==> inputs of v14 <==
==> flow/design.v <==
module pixel_sort_asc (
	 input clk, reset, soft_rst,
	 input enable, 
	 input      [15:0] Pixel_in1, Pixel_in2, Pixel_in3, Pixel_in4 , Pixel_in5 , Pixel_in6, Pixel_in7, Pixel_in8,
	 output reg [15:0] Pixel_out1, Pixel_out2, Pixel_out3, Pixel_out4 , Pixel_out5 , Pixel_out6, Pixel_out7, Pixel_out8,    output reg valid_out
);
integer i, j;
reg [15:0] array [1:8]; 
reg [15:0] temp;
reg [15:0] in1, in2, in3, in4, in5, in6, in7, in8;
always @(posedge clk)
 begin
 if (reset)
     begin
	  in1 <= 0;
	  in2 <= 0; 
	  in3 <= 0; 
	  in4 <=	0;
	  in5 <=	0; 
	  in6 <=	0; 
	  in7 <=	0; 
	  in8 <=	0; 
	  valid_out <= 0; 
		 Pixel_out1 <= 0;
		 Pixel_out2 <= 0;
		 Pixel_out3 <= 0;
		 Pixel_out4 <= 0;
		 Pixel_out5 <= 0;
		 Pixel_out6 <= 0;
		 Pixel_out7 <= 0;
		 Pixel_out8 <= 0; 
	  end 
	  else if(soft_rst)
		 begin 
	    in1 <=  0;
		 in2 <=  0; 
	    in3 <=  0; 
	    in4 <=	0;
	    in5 <=	0; 
	    in6 <=	0; 
	    in7 <=	0; 
	    in8 <=	0; 
	    valid_out <= 0; 
		 Pixel_out1 <= 0;
		 Pixel_out2 <= 0;
		 Pixel_out3 <= 0;
		 Pixel_out4 <= 0;
		 Pixel_out5 <= 0;
		 Pixel_out6 <= 0;
		 Pixel_out7 <= 0;
		 Pixel_out8 <= 0; 
       end
		 else  if(enable)
		 begin
       valid_out <= 1;
		in1<= Pixel_in1;
		in2<= Pixel_in2; 
		in3<= Pixel_in3; 
		in4<= Pixel_in4;  
		in5<=	Pixel_in5; 
		in6<=	Pixel_in6; 
		in7<=	Pixel_in7; 
		in8<=	Pixel_in8; 
		 Pixel_out1 <= array[8];
		 Pixel_out2 <= array[7];
		 Pixel_out3 <= array[6];
		 Pixel_out4 <= array[5];
		 Pixel_out5 <= array[4];
		 Pixel_out6 <= array[3];
		 Pixel_out7 <= array[2];
		 Pixel_out8 <= array[1];
	  	end
		 else begin
		 valid_out <= 0;
		 in1 <=  0;
		 in2 <=  0; 
	    in3 <=  0; 
	    in4 <=	0;
	    in5 <=	0; 
	    in6 <=	0; 
	    in7 <=	0; 
	    in8 <=	0; 
		 Pixel_out1 <= 0;
		 Pixel_out2 <= 0;
		 Pixel_out3 <= 0;
		 Pixel_out4 <= 0;
		 Pixel_out5 <= 0;
		 Pixel_out6 <= 0;
		 Pixel_out7 <= 0;
		 Pixel_out8 <= 0; 
       end	
 end 
 always @(*)
  begin
 if (reset)
     begin
		 array[1] =  0; 
		 array[2] =	 0;
		 array[3] =  0;
		 array[4] =  0;
		 array[5] =  0;
		 array[6] =  0;
		 array[7] =  0;
		 array[8] =  0;
	  end 
	  else if(soft_rst)
		 begin 
	    array[1] =  0; 
		 array[2] =	 0;
		 array[3] =  0;
		 array[4] =  0;
		 array[5] =  0;
		 array[6] =  0;
		 array[7] =  0;
		 array[8] =  0;
	     end
	else  begin
			 array[1] =  Pixel_in1; 
			 array[2] =	 Pixel_in2;
			 array[3] =  Pixel_in3;
			 array[4] =  Pixel_in4;
			 array[5] =  Pixel_in5;
			 array[6] =  Pixel_in6;
			 array[7] =  Pixel_in7;
			 array[8] =  Pixel_in8;
 for ( i= 8; i>0; i=i-1) begin
		for(j=1; j<i; j=j+1) begin 
		 if (array[j] < array[j + 1])
          begin
            temp = array[j];
            array[j] = array[j + 1];
            array[j + 1] = temp;
				end
		   end
		end
	end
 end 
endmodule 
==> flow/run.sh <==
#!/bin/bash
# the make line also repeats each setting of config.mk as NAME=value (left out here)
make -C /OpenROAD-flow-scripts/flow DESIGN_CONFIG=/design/flow/config.mk WORK_HOME=/design/flow/orfs CLKGATE_MAP_FILE= finish
==> flow/config.mk <==
export PLATFORM = sky130hd
export DESIGN_NAME = pixel_sort_asc
export DESIGN_NICKNAME = pixel_sort_asc
export VERILOG_FILES = /design/flow/design.v
export SDC_FILE = /design/flow/constraint.sdc
export NUM_CORES = 4
export LEC_CHECK = 0
export ABC_AREA = 1
export CAP_MARGIN = 30
export CELL_PAD_IN_SITES_DETAIL_PLACEMENT = 1
export CELL_PAD_IN_SITES_GLOBAL_PLACEMENT = 0
export CORE_ASPECT_RATIO = 0.95
export CORE_MARGIN = 2
export CORE_UTILIZATION = 43
export CTS_CLUSTER_DIAMETER = 72
export GPL_ROUTABILITY_DRIVEN = 0
export GPL_TIMING_DRIVEN = 1
export MAX_ROUTING_LAYER = met4
export MIN_ROUTING_LAYER = met2
export SETUP_SLACK_MARGIN = -0.91
export SLEW_MARGIN = 30
export TNS_END_PERCENT = 85
==> flow/constraint.sdc <==
create_clock -name core_clock -period 36.9 [get_ports {clk}]
set_input_delay 7.3800 -clock core_clock [delete_from_list [all_inputs] [get_ports {clk}]]
set_output_delay 7.3800 -clock core_clock [all_outputs]
set_load 0.01 [all_outputs]
==> v7 (differences from v14) <==
- ABC_AREA: 1 -> unset
- CAP_MARGIN: 30 -> 20
- CELL_PAD_IN_SITES_DETAIL_PLACEMENT: 1 -> unset
- CELL_PAD_IN_SITES_GLOBAL_PLACEMENT: 0 -> unset
- CORE_ASPECT_RATIO: 0.95 -> unset
- CORE_UTILIZATION: 43 -> 58
- CTS_CLUSTER_DIAMETER: 72 -> unset
- GPL_ROUTABILITY_DRIVEN: 0 -> unset
- GPL_TIMING_DRIVEN: 1 -> unset
- MAX_ROUTING_LAYER: met4 -> unset
- MIN_ROUTING_LAYER: met2 -> unset
- SETUP_SLACK_MARGIN: -0.91 -> -1.53
- SLEW_MARGIN: 30 -> 20
- TNS_END_PERCENT: 85 -> unset
==> flow/constraint.sdc (replaced) <==
create_clock -name core_clock -period 26.6 [get_ports {clk}]
set_input_delay 5.3200 -clock core_clock [delete_from_list [all_inputs] [get_ports {clk}]]
set_output_delay 5.3200 -clock core_clock [all_outputs]
set_load 0.01 [all_outputs]
==> comparison table <==
                                                                         v14                        v7
Post-CTS setup buffer count                                                0                        42
Standard cell core area                                           0.0529 mm2                0.0410 mm2
Adder Share, Synth                                                     0.210                     0.202
Chip Area, Yosys                                                  0.0231 mm2                0.0242 mm2
Count of instantiated cells in the yosys netlist                        3936                      3571
Synth Cell Area                                                   0.0231 mm2                0.0242 mm2
Run status                                                    finished clean    stopped before the end
Failing step                                                               -  global routing (5_1_grt)
Multiplexer area fraction after synthesis                                  0                    0.0978
Syn Nets                                                                4455                      4090
Area fraction in and, or, nand and nor cells after synthesis           0.319                     0.211
DP Cell Count                                                           4788                      5589
Synth Area per Inst                                                 5.87 um2                  6.78 um2
DIE AREA                                                          0.0556 mm2                0.0434 mm2
Largest type area fraction                                             0.210                     0.200
CTS-repair resized insts                                                   0                       167
Pre-CTS setup slack                                                  1020 ps                  -9130 ps
Detail Placement HPWL                                               74200 um                 106000 um
